run 1:
// uart_edge_detection
module uart_edge_detection (
    input logic clk,           
    input logic rst_n,         
    input logic uart_rx,       
    output logic uart_tx,      
    output logic led_rx,       
    output logic led_tx,       
    output logic data_ready    
);
    parameter CLOCK_FREQ = 50000000;    
    parameter BAUD_RATE  = 115200;
    parameter BAUD_DIV   = CLOCK_FREQ / BAUD_RATE;
    parameter THRESHOLD  = 4;           
    logic [7:0] rx_data;
    logic rx_done;
    logic [7:0] processed_data;
    logic tx_start;
    logic tx_busy;
    logic [7:0] image_data [0:63];     
    logic [7:0] conv_result [0:35];    
    logic [5:0] rx_counter;            
    logic [5:0] tx_counter;            
    typedef enum logic [1:0] {IDLE, RECEIVE, PROCESS, SEND} state_t;
    state_t state, next_state;
    uart_rx #(
        .BAUD_DIV(BAUD_DIV)
    ) uart_receiver (
        .clk(clk),
        .rst_n(rst_n),
        .rx(uart_rx),
        .data_out(rx_data),
        .data_valid(rx_done)
    );
    uart_tx #(
        .BAUD_DIV(BAUD_DIV)
    ) uart_transmitter (
        .clk(clk),
        .rst_n(rst_n),
        .tx_start(tx_start),
        .data_in(processed_data),
        .tx_busy(tx_busy),
        .tx(uart_tx)
    );
    always_ff @(posedge clk or negedge rst_n) begin
        if (!rst_n)
            state <= IDLE;
        else
            state <= next_state;
  ...
make LEC_CHECK=0 ABC_AREA=1 CAP_MARGIN=20 CORE_ASPECT_RATIO=0.69 CORE_MARGIN=2 CORE_UTILIZATION=72 CTS_CLUSTER_DIAMETER=188 CTS_CLUSTER_SIZE=99 HOLD_SLACK_MARGIN=-0.04 SLEW_MARGIN=20 TNS_END_PERCENT=20 finish   # period 14.8 ns
run.sh (not shown) runs the stock make flow with config.mk's settings and CLKGATE_MAP_FILE=.
Run 1: done, clean on timing, DRC and antenna
Input changes introduced in run 2 (baseline for comparison: run 1):
Settings: a deleted CTS_CLUSTER_SIZE that had been 99; an added SETUP_SLACK_MARGIN of 0.41; a deleted HOLD_SLACK_MARGIN that had been -0.04; a deleted TNS_END_PERCENT that had been 20; a deleted CTS_CLUSTER_DIAMETER that had been 188; a deleted ABC_AREA that had been 1; a deleted CORE_ASPECT_RATIO that had been 0.69; a change of the clock period (ns, I/O delays scaled along) from 14.8 to 3.19.
Notes after the runs:
- Run 2 finished every step from synthesis to the final layout, and the layout passed the timing, design-rule and antenna checks.
- When run 2 is set beside run 1, its number of instances in the synthesized netlist turns out to be 88 smaller.
- Sort run 2 and run 1 by number of tap instances, ascending, and run 2 comes first.
- The combinational group share of total power number comes out lower for run 1 vs run 2.
- The initial core utilization on run 2 is in line with that on run 1.
- Clock group power, run 2 and run 1: lower on run 1
- Cell count (run 2 vs. run 1) increases slightly
- Diff run 1 -> run 2: final area up 8.5%, period utilization up 68 points.
### run 2 -> run 3
Settings: CTS_CLUSTER_SIZE: unset -> 21; CTS_CLUSTER_DIAMETER: unset -> 377; PLACE_DENSITY: unset -> 0.43.
## What came out
- Comparing run 3 against run 2, there is no change at all in maximum number of pins on one net before global-route repair.
- Instance area at placement: run 2 vs run 3 identical
- As far as detailed placement HPWL goes, run 2 and run 3 are indistinguishable; the numbers are identical.
- Run 3 and run 2 ended up with roughly the same die outline area.
- Comparing run 3 against run 2, there is no change at all in per-instance average area after synthesis.
- From run 2 to run 3 the numbers moved as follows: portion of total power attributed to combinational logic shows no meaningful change, number of flip-flops and latches shows no meaningful change.
- ~same critical path depth in run 3 and run 2
- Between run 2 and run 3, the register-to-register slack figures differ only marginally.
Edits applied to the flow inputs when going from run 3 to run 4:
Settings: clearing CTS_CLUSTER_DIAMETER, which used to be 377; swapping 21 for 10 in CTS_CLUSTER_SIZE; clearing PLACE_DENSITY, which used to be 0.43; swapping 0.41 for 0.76 in SETUP_SLACK_MARGIN.
Notes after the runs:
Clock-pin slew on the worst setup and hold paths: run 4 vs run 3, no meaningful difference
Run 4 does better than run 3 on total power draw.
Delta (run 4 minus run 3): final period utilization lower, tally of filler cells in the layout now smaller.
Power and IR drop assume default switching activity.
